==> v8 <==
==> flow/design.v <==
`timescale 1ns / 1ps
module logical(
input [15:0] a,b,
input [3*8:0] sel,
output reg [15:0] x
    );
 always@(*)
begin
    case(sel)
    "~": 
            x=~a;
    "|": 
            x=a|b;
    "&": 
            x=a&b;
    "~&": 
            x=~(a&b);
    "~|": 
            x=~(a|b);
    "^": 
            x=a^b;
    "~^": 
            x=~(a^b);
    "<<": 
            x=a<<1;
    ">>": 
            x=a>>1;
    "asl": 
            x={a[14:0],1'b0};
    "asr": 
            x={a[15],a[15:1]};
    "rol": 
            x={a[14:0],a[15]};
    "ror": 
            x={a[0],a[15:1]};  
    "cmp": 
            if(a>b)
                x=1;
             else if(a<b)
                x=16'hffff;
             else
                x=0;  
     default:
            x=0;
     endcase
end
endmodule
`timescale 1ns / 1ps
module arithmetic(
input [15:0] A,
input [15:0] B,
input [8:0] sel,
output reg [15:0] Sum,
output reg Cout
    );
wire [15:0] B_comp;
twos_comp TC(B,B_comp);
reg [15:0] b;
wire [15:0] S1;
wire c1;
adder A1( A, b, S1, c1);
always @(*)
case(sel)
"+" : begin
        b = B;
        Sum = S1;
        Cout = c1;
      end
"-" : begin
        b = B_comp;
        Sum = S1;
        Cout = 0;
      end       
default : begin
        b = B;
        Sum = 0;
        Cout = 0;
        end       
endcase 
endmodule
module adder(
input [15:0] A,
input [15:0] B,
output [15:0] Sum,
output Cout
    );
wire [2:0] cout_cla;
wire Cin;
assign Cin = 0;
carry_look_ahead CLA1(A[3:0],B[3:0], Cin, cout_cla[0]);
carry_look_ahead CLA2(A[7:4],B[7:4], cout_cla[0], cout_cla[1]);
carry_look_ahead CLA3(A[11:8],B[11:8], cout_cla[1], cout_cla[2] );  
carry_look_ahead CLA4(A[15:12],B[15:12], cout_cla[2], Cout );
ripple_carry_adder RCA1(A[3:0], B[3:0], Cin, Sum[3:0]);
ripple_carry_adder RCA2(A[7:4], B[7:4],cout_cla[0], Sum[7:4]);
ripple_carry_adder RCA3(A[11:8], B[11:8], cout_cla[1], Sum[11:8]);
ripple_carry_adder RCA4(A[15:12], B[15:12], cout_cla[2], Sum[15:12]);  
endmodule
module full_adder(
input a, b, cin,
output sum, cout
);
    assign sum = a ^ b ^ cin;
    assign cout = (a & b) | (b & cin) | (cin & a);
endmodule
module ripple_carry_adder(
    input [3:0] a, b,
    input cin,
    output [3:0] sum
);
    wire [3:0] c;
    full_adder FA1(a[0], b[0], cin, sum[0], c[0]);
    full_adder FA2(a[1], b[1], c[0], sum[1], c[1]);
    full_adder FA3(a[2], b[2], c[1], sum[2], c[2]);
    full_adder FA4(a[3], b[3], c[2], sum[3], c[3]);
endmodule
module carry_look_ahead(
input [3:0]a,b,
input Cin,
output Cout1);
wire [3:0]p,g;
assign p = a^b;
assign g = a&b;
assign Cout1 =  g[3] | (p[3] & g[2]) | (p[3] & p[2] & g[1]) | (p[3] & p[2] & p[1] & g[0]) | (p[3] & p[2] & p[1] & p[0] & Cin);
endmodule
module twos_comp(
input [15:0]B,
output [15:0]B_comp
);
assign B_comp = ~B + 1'b1;
endmodule
`timescale 1ns / 1ps
module multiplier( input clk, input[15:0]A1, B1, output reg [31:0] C);
integer i;
reg [31:0]A2;
reg [15:0]B2;
always@(posedge clk )
begin
		C=0;
		A2[15:0]=A1;
		A2[31:16]=0;
		B2=B1;
        for (i=0;i<16;i=i+1)
        begin
			if(B1[i]==1'b0)
			begin
				C=C+0;
			end
			else
			begin
				C=C+(A1<<i);
			end
		end
end
endmodule
`timescale 1ns / 1ps
module ALU(
input clk,
input [15:0]a,b,
input [3*8:0] op,
output  reg [31:0]out
    );
wire [15:0]z1,z2;
wire [31:0]z3;
reg [15:0] a1, a2, a3, b1, b2, b3;
reg [1:0] sel;
wire Cout;
always @(*)
if(  op == "" || op == "~" || op == "|" || op == "&" || op == "~&" || op == "~|" ||
     op == "^" || op == "~^" || op == ">>" || op == "<<" || op == "asr" || 
     op == "asl" || op == "ror" || op == "rol" || op == "cmp" )
 sel = 2'b00;
else if(op == "+" || op == "-")
    sel = 2'b01;
else if( op == "*" )
    sel = 2'b10;
else
    sel = 2'b00;
logical L(a1, b1, op, z1);
arithmetic AA1( a2,b2,op,z2,Cout);
multiplier M( clk,a3, b3, z3);
always @(*)
case(sel)
2'b00 : begin
        a1 = a;
        a2 = 0;
        a3 = 0;
        b1 = b;
        b2 = 0;
        b3 = 0;
        out[15:0] = z1;
        out[31:16] = 0;
        end
2'b01  : begin
        a1 = 0;
        a2 = a;
        a3 = 0;
        b1 = 0;
        b2 = b;
        b3 = 0;
        out[15:0] = z2;
        out[16] = Cout;
        out[31:17] = 0;
        end     
default :  begin
        a1 = 0;
        a2 = 0;
        a3 = a;
        b1 = 0;
        b2 = 0;
        b3 = b;
       out = z3;
        end            
endcase
endmodule
==> flow/run.sh <==
#!/bin/bash
# the make line also repeats each setting of config.mk as NAME=value (left out here)
make -C /OpenROAD-flow-scripts/flow DESIGN_CONFIG=/design/flow/config.mk WORK_HOME=/design/flow/orfs CLKGATE_MAP_FILE= finish
==> flow/config.mk <==
export PLATFORM = sky130hd
export DESIGN_NAME = ALU
export DESIGN_NICKNAME = ALU
export VERILOG_FILES = /design/flow/design.v
export SDC_FILE = /design/flow/constraint.sdc
export NUM_CORES = 4
export LEC_CHECK = 0
export ABC_AREA = 1
export CAP_MARGIN = 0
export CORE_ASPECT_RATIO = 1.74
export CORE_MARGIN = 2
export CORE_UTILIZATION = 48
export CTS_CLUSTER_DIAMETER = 369
export CTS_CLUSTER_SIZE = 98
export GPL_ROUTABILITY_DRIVEN = 1
export PLACE_DENSITY_LB_ADDON = 0.26
export SLEW_MARGIN = 20
export TNS_END_PERCENT = 30
==> flow/constraint.sdc <==
create_clock -name core_clock -period 33.2 [get_ports {clk}]
set_input_delay 6.6400 -clock core_clock [delete_from_list [all_inputs] [get_ports {clk}]]
set_output_delay 6.6400 -clock core_clock [all_outputs]
set_load 0.01 [all_outputs]
==> inputs of v4, as changes to v8 <==
- ABC_AREA: 1 -> unset
- CAP_MARGIN: 0 -> 20
- CORE_ASPECT_RATIO: 1.74 -> unset
- CORE_UTILIZATION: 48 -> 59
- CTS_CLUSTER_DIAMETER: 369 -> 362
- GPL_ROUTABILITY_DRIVEN: 1 -> unset
- PLACE_DENSITY_LB_ADDON: 0.26 -> unset
- TNS_END_PERCENT: 30 -> unset
==> flow/constraint.sdc (replaced) <==
create_clock -name core_clock -period 21.3 [get_ports {clk}]
set_input_delay 4.2600 -clock core_clock [delete_from_list [all_inputs] [get_ports {clk}]]
set_output_delay 4.2600 -clock core_clock [all_outputs]
set_load 0.01 [all_outputs]
==> results <==
- v4 died in global routing, error GRT-0232. v8 completed with no timing, DRC or antenna violations.
- Against v4, the synthesized cell count of v8 is higher by 19%.
- In v8 the die area is larger than in v4, by about 24%.
- Between v4 and v8, the lower synthesized area is in v4 (gap 0.81%, measured against v8).
